v41:
Design fp_multiplier, start of the top module:
module fp_multiplier(input [31:0] a,input [31:0] b,output [31:0]out,input clk,
	input rst,input in_valid,output out_valid);
Size in the first run: about 4600 cells after synthesis.
export LEC_CHECK = 0
export CAP_MARGIN = 35
export CELL_PAD_IN_SITES_GLOBAL_PLACEMENT = 1
export CORE_MARGIN = 9
export CORE_UTILIZATION = 70
export CTS_CLUSTER_DIAMETER = 383
export CTS_CLUSTER_SIZE = 16
export GPL_TIMING_DRIVEN = 1
export MIN_ROUTING_LAYER = met2
export PLACE_DENSITY_LB_ADDON = 0.26
export SETUP_SLACK_MARGIN = -0.03
export SLEW_MARGIN = 20
export TNS_END_PERCENT = 30
create_clock -name core_clock -period 1.91 [get_ports {clk}]
run.sh (not shown) runs the stock make flow with config.mk's settings and CLKGATE_MAP_FILE=.
v41 finished every stage; the final checks, however, were not passed, the failures being negative setup slack.
[inputs] v37 vs v41
Settings: swapping 70 for 40 in CORE_UTILIZATION; swapping 383 for 278 in CTS_CLUSTER_DIAMETER; clearing CELL_PAD_IN_SITES_GLOBAL_PLACEMENT, which used to be 1; clearing TNS_END_PERCENT, which used to be 30; clearing GPL_TIMING_DRIVEN, which used to be 1; clearing CTS_CLUSTER_SIZE, which used to be 16; putting HOLD_SLACK_MARGIN at 0.11 where nothing was set; putting CORE_ASPECT_RATIO at 1.74 where nothing was set; clearing PLACE_DENSITY_LB_ADDON, which used to be 0.26; swapping 9 for 2 in CORE_MARGIN; clearing SETUP_SLACK_MARGIN, which used to be -0.03; swapping 35 for 20 in CAP_MARGIN; swapping 1.91 for 1.41 in the clock period (ns, I/O delays scaled along).
==> results <==
Each of v37 and v41 falls short of a clean finish.
Final checks on v41, whose flow otherwise completed, came back failing, citing negative setup slack.
| fraction of area in multi-input gates | v37 vs v41 | 1.1 points lower |
Diff v41..v37 | part of the Yosys area used for sequential elements | unchanged
The final reports for v37 and v41 show global-route wire length before repair higher in the former.
Of the two values seen for critical path's slowest cell, sky130_fd_sc_hd__fa_2 was produced by v37 and sky130_fd_sc_hd__or3_4 by v41.
Summary of v37 over v41: core utilization of the finished layout lost 31 points, routed via count went down by 202, final area saw an increase.
Going from v41 to v37, power density over cell area moved up; worst clock skew on the final layout went up 0.039 ns; fraction of the cycle the final worst path needs increased 46 points.
Here is what was changed in the inputs of v34 compared with v37.
Settings: CORE_UTILIZATION changed from 40 to 72; HOLD_SLACK_MARGIN removed (was 0.11); PLACE_DENSITY newly set to 0.36; CORE_ASPECT_RATIO changed from 1.74 to 1.81; ABC_AREA newly set to 0; MIN_ROUTING_LAYER removed (was met2); CTS_CLUSTER_SIZE newly set to 53; CTS_CLUSTER_DIAMETER removed (was 278); SETUP_SLACK_MARGIN newly set to -0.13; the clock period (ns, I/O delays scaled along) changed from 1.41 to 1.35.
Findings:
The flow completed for v34, but it is not clean: the layout still shows negative setup slack. Of v34 and v37, the run reporting the higher layout-stage area growth over the synthesis result was v37. | power | higher: v34 |. A top routing layer in use of met4 is what v34 shows, while met5 belongs to v37. Reported for v34 and v37, number of enable flip-flop cells turned out identical to the last digit. Diff v37 -> v34 | global-route usage | increase of 5.0 points. v34 ended up with a higher sequential cell area share than v37 did. Going from v37 to v34, the instance count after placement with tap cells included was found to have gone down by 1049. Net count reported at finish: v34 and v37 compared, higher one is v37. From v37 to v34 the numbers moved as follows: core utilization went up by 36 points; total standard cell area after synthesis now sits at about the same level. v34 vs v37, cell type of the slowest stage on the worst timing path: sky130_fd_sc_hd__dfxtp_2 vs sky130_fd_sc_hd__fa_2.
What v55 does differently from v34 at the input level:
Settings: PLACE_DENSITY: 0.36 -> unset; CTS_CLUSTER_DIAMETER: unset -> 70; SETUP_SLACK_MARGIN: -0.13 -> unset; ABC_AREA: 0 -> unset; CELL_PAD_IN_SITES_DETAIL_PLACEMENT: unset -> 2; CTS_CLUSTER_SIZE: 53 -> unset; CORE_UTILIZATION: 72 -> 40; GPL_ROUTABILITY_DRIVEN: unset -> 0; TNS_END_PERCENT: unset -> 15; HOLD_SLACK_MARGIN: unset -> -0.04; CORE_ASPECT_RATIO: 1.81 -> unset.
v55: all stages done; final checks FAILED (negative setup slack).
Power per cell area came out higher on v55 than on v34.
Global-route wire length before repair, v55 and v34: smaller value in v34
v55: critical path depth lower than v34


Starting RTL as in the previous note.
==> flow/design.v (excerpt) <==
module fp_multiplier(input [31:0] a,input [31:0] b,output [31:0]out,input clk,
	input rst,input in_valid,output out_valid);
	wire S3,overflow;
	wire [47:0] productd,wallace_out,product;
	wire [7:0] exponent1,exponent2;
	wire [15:0] trim;
	wire [22:0] prod;
	wire [31:0] out1,out2,out3,out1d,out2d,out3d,outd;
	wire [31:0] a15,b15,a16,b16,a17,b17,a18,b18;
	sideband side(clk,a,b,a15,b15,a16,b16,a17,b17,a18,b18);
	reg [18:0] valid;
	always @(posedge clk)
	begin
		if(rst)
			valid <= 19'b0;
		else
			valid <= {valid[17:0],in_valid};
	end
	assign out_valid = valid[18];
	xor (S3,a15[31],b15[31]);
	wallace w1({8'b0,1'b1,a[22:0]},{8'b0,1'b1,b[22:0]},clk,{trim,productd});
	DFF DFF1[47:0] (productd[47:0],clk,1'b0,product[47:0]);
	assign overflow=product[47];
	assign wallace_out=product;
	adder_8bit adder1(a15[30:23],b15[30:23],overflow,exponent1);
	adder_8bit subtract_127(exponent1,8'b10000000,1'b1,exponent2);
  ...
==> flow/config.mk <==
export PLATFORM = sky130hd
export DESIGN_NAME = fp_multiplier
export DESIGN_NICKNAME = fp_multiplier
export VERILOG_FILES = /design/flow/design.v
export SDC_FILE = /design/flow/constraint.sdc
export NUM_CORES = 4
export LEC_CHECK = 0
export ABC_AREA = 0
export CAP_MARGIN = 10
export CELL_PAD_IN_SITES_DETAIL_PLACEMENT = 0
export CORE_MARGIN = 2
export CORE_UTILIZATION = 72
export CTS_CLUSTER_DIAMETER = 93
export CTS_CLUSTER_SIZE = 32
export GPL_ROUTABILITY_DRIVEN = 1
export MIN_ROUTING_LAYER = met1
export PLACE_DENSITY_LB_ADDON = 0.0
export SETUP_SLACK_MARGIN = 0.22
export SLEW_MARGIN = 15
==> flow/constraint.sdc <==
create_clock -name core_clock -period 2.02 [get_ports {clk}]
set_input_delay 0.4040 -clock core_clock [delete_from_list [all_inputs] [get_ports {clk}]]
set_output_delay 0.4040 -clock core_clock [all_outputs]
set_load 0.01 [all_outputs]
The baseline reached the layout checks and failed them: setup timing.
Change:
Settings changed: CTS_CLUSTER_DIAMETER 93 to 330, CTS_CLUSTER_SIZE 32 to default, PLACE_DENSITY from default to 0.61, PLACE_DENSITY_LB_ADDON 0.0 to default, SETUP_SLACK_MARGIN 0.22 to -0.14.
Clock period 2.02 ns to 1.4 ns, I/O delays scaled along.
After rerunning: The changed run reached the layout checks and failed them: setup timing; global-route usage went up by 3.1 points; area after synthesis stays the same; worst setup slack got worse by 0.71 ns; die area stays the same; cell area rises by a few percent; utilization climbs by 5.5 points; flip-flop count is unchanged; non-clock buffer count is higher by 53; synthesized cell count does not change; clock power is higher to 2.7 times its value.
Change:
Settings changed: ABC_AREA 0 to 1, CAP_MARGIN 10 to 20, CELL_PAD_IN_SITES_DETAIL_PLACEMENT 0 to default, CTS_CLUSTER_DIAMETER 330 to default, GPL_ROUTABILITY_DRIVEN 1 to default, MIN_ROUTING_LAYER met1 to default, PLACE_DENSITY 0.61 to default, SETUP_SLACK_MARGIN -0.14 to default, SLEW_MARGIN 15 to 20.
Clock period 1.4 ns to 1.75 ns, I/O delays scaled along.
The changed run ran to the end with violations: setup timing.
Sequential power is lower by 20%.
Clock skew came out lower by 0.0079 ns.
Register-to-register slack is better by 0.89 ns.
Area after synthesis rose by 1.8%.
Change:
Settings changed: ABC_AREA 1 to default, CORE_UTILIZATION 72 to 40.
Clock period 1.75 ns to 2.5 ns, I/O delays scaled along.
Effect: Now the flow completed without violations; design area climbs by 0.32%; hold slack improved by 0.0082 ns; sequential power drops by 30%.
Change:
Settings changed: CORE_UTILIZATION 40 to 37.
Clock period 2.5 ns to 3.53 ns, I/O delays scaled along.
The changed run completed with no timing, DRC or antenna violations.
Critical path depth falls by 1.
Die size rises by 8.0%.
Core utilization falls by 3.7 points.
Routed wire length rises by 2.4%.
Worst setup slack improves by 0.86 ns.
Synthesized cell count stays the same.


fp_multiplier again, from the RTL that the note above started with.
clock: 2.02 ns
lec_check: 0
abc_area: 0
cap_margin: 10
cell_pad_in_sites_detail_placement: 0
cell_pad_in_sites_global_placement: 2
core_margin: 2
core_utilization: 72
cts_cluster_diameter: 363
cts_cluster_size: 32
gpl_routability_driven: 1
min_routing_layer: met1
place_density_lb_addon: 0.0
setup_slack_margin: 0.58
slew_margin: 15
The starting point ended with an error in 3_1_place_gp_skip_io with FLW-0024.
Then changed:
ABC_AREA = 1   (was 0)
CELL_PAD_IN_SITES_GLOBAL_PLACEMENT = not set   (was 2)
CTS_CLUSTER_DIAMETER = 52   (was 363)
CTS_CLUSTER_SIZE = not set   (was 32)
PLACE_DENSITY = 0.4   (was not set)
PLACE_DENSITY_LB_ADDON = not set   (was 0.0)
SETUP_SLACK_MARGIN = not set   (was 0.58)
clock period = 1.4 ns   (was 2.02 ns; I/O delays follow)
=> The changed run finished but fails on negative setup slack; synthesized cell count rises by 25%; synthesized area rises by 1.8%; die area rises by 1.8%.
Then changed:
ABC_AREA = 0   (was 1)
CTS_CLUSTER_DIAMETER = 49   (was 52)
CTS_CLUSTER_SIZE = 32   (was not set)
PLACE_DENSITY = 0.42   (was 0.4)
SETUP_SLACK_MARGIN = 0.58   (was not set)
clock period = 2.02 ns   (was 1.4 ns; I/O delays follow)
After rerunning:
- The new run reached the layout checks and failed them: negative setup slack
- total power drops by 37%
- sequential share of layout area climbs by 2.8 points
- global-route usage drops by 2.1 points
- final cell count drops by 17%


Starting RTL as in the previous note.
clock: 1.35 ns
lec_check: 0
abc_area: 1
cap_margin: 40
core_margin: 2
core_utilization: 72
cts_cluster_diameter: 92
cts_cluster_size: 14
place_density_lb_addon: 0.08
setup_slack_margin: -0.13
slew_margin: 20
The starting point finished with negative setup slack left.
==> next run, changes <==
==> flow/config.mk (replaced) <==
export PLATFORM = sky130hd
export DESIGN_NAME = fp_multiplier
export DESIGN_NICKNAME = fp_multiplier
export VERILOG_FILES = /design/flow/design.v
export SDC_FILE = /design/flow/constraint.sdc
export NUM_CORES = 4
export LEC_CHECK = 0
export ABC_AREA = 1
export CAP_MARGIN = 10
export CELL_PAD_IN_SITES_DETAIL_PLACEMENT = 0
export CORE_MARGIN = 2
export CORE_UTILIZATION = 72
export CTS_CLUSTER_DIAMETER = 93
export CTS_CLUSTER_SIZE = 32
export GPL_ROUTABILITY_DRIVEN = 1
export MIN_ROUTING_LAYER = met1
export PLACE_DENSITY = 0.72
export SETUP_SLACK_MARGIN = 0.22
export SLEW_MARGIN = 15
Effect: The new run produced a layout that fails on negative setup slack; setup slack got worse by 0.055 ns; cell area went down by 2.7%; first-iteration DRC count is about the same; die area is unchanged.
==> next run, changes <==
==> flow/config.mk (replaced) <==
export PLATFORM = sky130hd
export DESIGN_NAME = fp_multiplier
export DESIGN_NICKNAME = fp_multiplier
export VERILOG_FILES = /design/flow/design.v
export SDC_FILE = /design/flow/constraint.sdc
export NUM_CORES = 4
export LEC_CHECK = 0
export ABC_AREA = 1
export CAP_MARGIN = 20
export CORE_MARGIN = 2
export CORE_UTILIZATION = 72
export CTS_CLUSTER_SIZE = 39
export PLACE_DENSITY = 0.36
export SLEW_MARGIN = 20
Effect:
- The new run ran to the end with violations: negative setup slack
- power is higher by 20%
- area after synthesis is unchanged
- count of clock-buffer cells in the layout is higher by 246
- design area is higher by 5.7%
- worst setup slack is better by 0.012 ns
- first-iteration DRC count is lower by about 2.4%


Setup of job 3800:
Starting RTL as in the previous note.
export LEC_CHECK = 0
export ABC_AREA = 1
export CAP_MARGIN = 20
export CORE_MARGIN = 2
export CORE_UTILIZATION = 72
export CTS_CLUSTER_SIZE = 53
export PLACE_DENSITY = 0.95
export SETUP_SLACK_MARGIN = 0.4
export SLEW_MARGIN = 20
create_clock -name core_clock -period 1.35 [get_ports {clk}]
Job 3800 never completed, since it errored out during global routing (5_1_grt).
The following lists how job 3987 was set up differently from job 3800:
# job 3800
export LEC_CHECK = 0
export ABC_AREA = 1
export CAP_MARGIN = 20
export CORE_MARGIN = 2
export CORE_UTILIZATION = 72
export CTS_CLUSTER_SIZE = 53
export PLACE_DENSITY = 0.95
export SETUP_SLACK_MARGIN = 0.4
export SLEW_MARGIN = 20
create_clock -name core_clock -period 1.35 [get_ports {clk}]
# job 3987
export LEC_CHECK = 0
export ABC_AREA = 1
export CAP_MARGIN = 10
export CELL_PAD_IN_SITES_DETAIL_PLACEMENT = 0
export CORE_MARGIN = 2
export CORE_UTILIZATION = 72
export CTS_CLUSTER_DIAMETER = 330
export GPL_ROUTABILITY_DRIVEN = 1
export MIN_ROUTING_LAYER = met1
export PLACE_DENSITY_LB_ADDON = 0.0
export SETUP_SLACK_MARGIN = 0.41
export SLEW_MARGIN = 15
create_clock -name core_clock -period 1.35 [get_ports {clk}]
==> results <==
Job 3800 did not finish; a tool error ended it in global routing (5_1_grt).
In job 3987 the implementation ran to completion but is not tape-out ready, as the final checks report setup timing.
Comparing job 3987 and job 3800, post-CTS setup repair buffer count is lower on job 3987.
Diff job 3987..job 3800 | portion of the post-synthesis area used by sequential elements | unchanged
Number of cell instances after yosys synthesis: job 3800 vs job 3987 identical
The synthesized-area fraction occupied by and/or/nand/nor cells was comparable across job 3987 and job 3800.
NOTE placed wire-length estimate job 3800->job 3987 decreased by more than 10%
#### Input delta (job 1817 over job 3987)
# job 3987
export LEC_CHECK = 0
export ABC_AREA = 1
export CAP_MARGIN = 10
export CELL_PAD_IN_SITES_DETAIL_PLACEMENT = 0
export CORE_MARGIN = 2
export CORE_UTILIZATION = 72
export CTS_CLUSTER_DIAMETER = 330
export GPL_ROUTABILITY_DRIVEN = 1
export MIN_ROUTING_LAYER = met1
export PLACE_DENSITY_LB_ADDON = 0.0
export SETUP_SLACK_MARGIN = 0.41
export SLEW_MARGIN = 15
create_clock -name core_clock -period 1.35 [get_ports {clk}]
# job 1817
export LEC_CHECK = 0
export ABC_AREA = 1
export CAP_MARGIN = 40
export CORE_MARGIN = 2
export CORE_UTILIZATION = 72
export CTS_CLUSTER_DIAMETER = 335
export CTS_CLUSTER_SIZE = 14
export HOLD_SLACK_MARGIN = 0.13
export PLACE_DENSITY_LB_ADDON = 0.08
export SETUP_SLACK_MARGIN = -0.13
export SLEW_MARGIN = 20
create_clock -name core_clock -period 1.35 [get_ports {clk}]
[summary]
- Re post-synthesis sequential area ratio: no difference whatsoever between job 1817 and job 3987.
- Comparing job 3987 against job 1817, there is no change at all in number of distinct library cells after synthesis.
- Job 1817 ran in full, but the layout does not pass; the checks complain about setup timing.
- Run comparison: job 3987 endpoint of the most critical setup path DFF3[29].Q; job 1817 endpoint of the most critical setup path DFF3[30].Q
- Wire: job 1817 routes less than job 3987
- Compared with job 3987, job 1817 is more frugal on power.
- What job 3987 reported for first-pass GRT wire length has to be multiplied by 0.919 to get the figure for job 1817.
What job 5911 does differently from job 1817 at the input level:
# job 1817
export LEC_CHECK = 0
export ABC_AREA = 1
export CAP_MARGIN = 40
export CORE_MARGIN = 2
export CORE_UTILIZATION = 72
export CTS_CLUSTER_DIAMETER = 335
export CTS_CLUSTER_SIZE = 14
export HOLD_SLACK_MARGIN = 0.13
export PLACE_DENSITY_LB_ADDON = 0.08
export SETUP_SLACK_MARGIN = -0.13
export SLEW_MARGIN = 20
create_clock -name core_clock -period 1.35 [get_ports {clk}]
# job 5911
export LEC_CHECK = 0
export ABC_AREA = 1
export CAP_MARGIN = 20
export CORE_ASPECT_RATIO = 1.81
export CORE_MARGIN = 2
export CORE_UTILIZATION = 72
export CTS_CLUSTER_SIZE = 53
export PLACE_DENSITY = 0.36
export SLEW_MARGIN = 20
create_clock -name core_clock -period 1.35 [get_ports {clk}]
==> comparison <==
To summarise job 5911: no stage aborted, but the layout did not pass its checks, failing on setup timing. Area reported by Yosys stat came out exactly the same in job 1817 and job 5911. Of job 1817 and job 5911, the higher minimum clock period after layout belongs to job 1817. Compared with job 1817, non-clock buffer count in job 5911 increased slightly. From job 1817 to job 5911 the numbers moved as follows: area overhead of the layout relative to synthesis rose 1.8 points, area of all placed cells without fillers went up 1.6%, power increased by 2.8% relative to the old numbers, number of sequential cells in the layout held, pre-placement core utilization up 0.32 points. Between job 1817 and job 5911, the largest fanout on the critical path is lower for job 5911.
Power is estimated from default activity; no workload was simulated.
